== oak ==
## PWU
module PWU 
( 
   va_rdy_o, pa_o, pa_vld_o, pa_fault_o, pw_c_va_o, pw_c_vld_o,
   l1_va_o, l1_cancel_o, l1_va_vld_o, ch_va_o, ch_va_vld_o,
   clk_i, resetn_i, va_i, va_vld_i, pa_rdy_i, pw_c_pa_i, l1_pa_i,
   l1_pa_vld_i, ch_fault_i
   );
Size: about 300 flip-flops, about 210 I/O pins.
export LEC_CHECK = 0
export CAP_MARGIN = 20
export CORE_MARGIN = 2
export CORE_UTILIZATION = 72
export CTS_CLUSTER_DIAMETER = 188
export CTS_CLUSTER_SIZE = 26
export HOLD_SLACK_MARGIN = -0.09
export MAX_ROUTING_LAYER = met4
export SETUP_SLACK_MARGIN = 0.5
export SLEW_MARGIN = 20
create_clock -name core_clock -period 3.49 [get_ports {clk_i}]
run.sh (not shown) runs the stock make flow with config.mk's settings and CLKGATE_MAP_FILE=.
Relative to oak, the following input files were edited for pine:
- CORE_UTILIZATION: 72 -> 69
- CTS_CLUSTER_DIAMETER: 188 -> unset
- MAX_ROUTING_LAYER: met4 -> unset
- CTS_CLUSTER_SIZE: 26 -> unset
- SETUP_SLACK_MARGIN: 0.5 -> 0.34
- HOLD_SLACK_MARGIN: -0.09 -> unset
- ABC_AREA: unset -> 1
- CAP_MARGIN: 20 -> 0
- the clock period (ns, I/O delays scaled along): 3.49 -> 2.02
==> comparison <==
As the logs show, pine stopped at global routing after a tool error, so it never reached the end of the flow. oak ended up with multiplexers as its dominant kind of combinational cell; pine ended up with AND-OR/OR-AND gates. Compared with oak, in pine basic-gate share of the synthesized area counting and, or, nand and nor cells higher, average instance area after synthesis lower, floorplan net count higher. Taking oak as the reference point, the die extent in x of pine rises by 3.5 um. Summary of pine over oak: chip area line of the yosys report rose 120 um2, instance count of the mapped netlist rose 36%, full die area rose about 5%. The total CTS buffers of pine exceeds that of oak by 15. Looking at proportion of synthesized chip area in sequential cells, pine sits below oak. Delta (pine minus oak): area after synthesis higher; yosys cell count rose by 36%.

---

run A:
PWU again, from the RTL that the note above started with.
clock: 5.0 ns
lec_check: 0
abc_area: 1
cap_margin: 20
cell_pad_in_sites_detail_placement: 2
cell_pad_in_sites_global_placement: 3
core_margin: 10
core_utilization: 28
cts_cluster_diameter: 274
gpl_routability_driven: 1
gpl_timing_driven: 0
hold_slack_margin: 0.24
min_routing_layer: met2
place_density_lb_addon: 0.22
slew_margin: 20
tns_end_percent: 35
Run A finished all stages; the layout is clean.
For run B, these inputs were changed with respect to run A:
- TNS_END_PERCENT now 80, was 35
- CORE_UTILIZATION now 71, was 28
- MIN_ROUTING_LAYER no longer set, was met2
- GPL_ROUTABILITY_DRIVEN now 0, was 1
- the clock period (ns, I/O delays scaled along) now 4.61, was 5.0
==> comparison <==
As the logs show, run B stopped at global placement without I/O after a tool error, so it never reached the end of the flow.
When run B is measured against run A, its die span in x turns out about 34% lower.
Run B vs. run A: async set-or-reset flop fraction in the synthesized netlist was more or less identical, fraction of the core area occupied by cells at floorplan up 44 points.
Run B ended up with a lower placeable core region than run A did.
Reported for run A and run B, synthesized area turned out identical to the last digit.
--- input diff run B..run C ---
- PLACE_DENSITY_LB_ADDON removed (was 0.22)
- CORE_UTILIZATION changed from 71 to 40
- CTS_CLUSTER_DIAMETER removed (was 274)
- GPL_ROUTABILITY_DRIVEN removed (was 0)
- HOLD_SLACK_MARGIN removed (was 0.24)
- CORE_MARGIN changed from 10 to 2
- GPL_TIMING_DRIVEN removed (was 0)
- ABC_AREA removed (was 1)
- CELL_PAD_IN_SITES_GLOBAL_PLACEMENT removed (was 3)
- TNS_END_PERCENT removed (was 80)
- CELL_PAD_IN_SITES_DETAIL_PLACEMENT removed (was 2)
- the clock period (ns, I/O delays scaled along) changed from 4.61 to 3.45
--- outcome ---
- Summary of run B and run C: one run falls short of a clean finish, namely run B.
- Between run B and run C, the yosys cell count is higher for run B.
- Between run B and run C, the flow reports total standard cell area after synthesis decreasing slightly.
- Comparing run B and run C, complex-gate fraction of the synthesized area is higher on run B.
- Row effective utilization at floorplan: run C lower / run B higher
- Unique cell type count in the Yosys netlist went up by more than 10% going from run B to run C.
- Compared with run B, run C shows a higher row count.
- Any difference in area fraction in full adders, half adders and majority gates between run B and run C is small enough to ignore.
- On run C: sequential-to-total area share from yosys stat is 0.45 points higher than what run B gave.
- Of run B and run C, run C shows the lower synthesized cell count, with run B above it.
#### Input delta (run D over run C)
- swapping 40 for 69 in CORE_UTILIZATION
- putting CTS_CLUSTER_SIZE at 20 where nothing was set
- putting HOLD_SLACK_MARGIN at -0.1 where nothing was set
- swapping 20 for 15 in CAP_MARGIN
- putting ABC_AREA at 1 where nothing was set
- swapping 3.45 for 1.92 in the clock period (ns, I/O delays scaled along)
Results
Run D ended up with AND-OR/OR-AND gates as its dominant kind of combinational cell; run C ended up with multiplexers.
Comparing setup slack after placement for run C and run D, the smaller number came from run D.
In the summary table, run D is marked failed, with error ODB-0269 raised in global routing.
Diff run C -> run D: sequential fraction of the synthesis area shows a reduction of 0.45 points; total die area saw a decrease; count of input and output buffers now sits at about the same level; area after synthesis grew by about 1%; net count after synthesis moved up.
Compared to run C, run D has post-synthesis area per instance about 26% lower.
Run D gives more total half-perimeter wirelength after legalization and detailed placement than run C did.
Cell count after synthesis is lower on run C
Compared with run C, in run D simple-gate area share of the yosys netlist grew by 6.7 points, chip area line of the yosys report has increased.
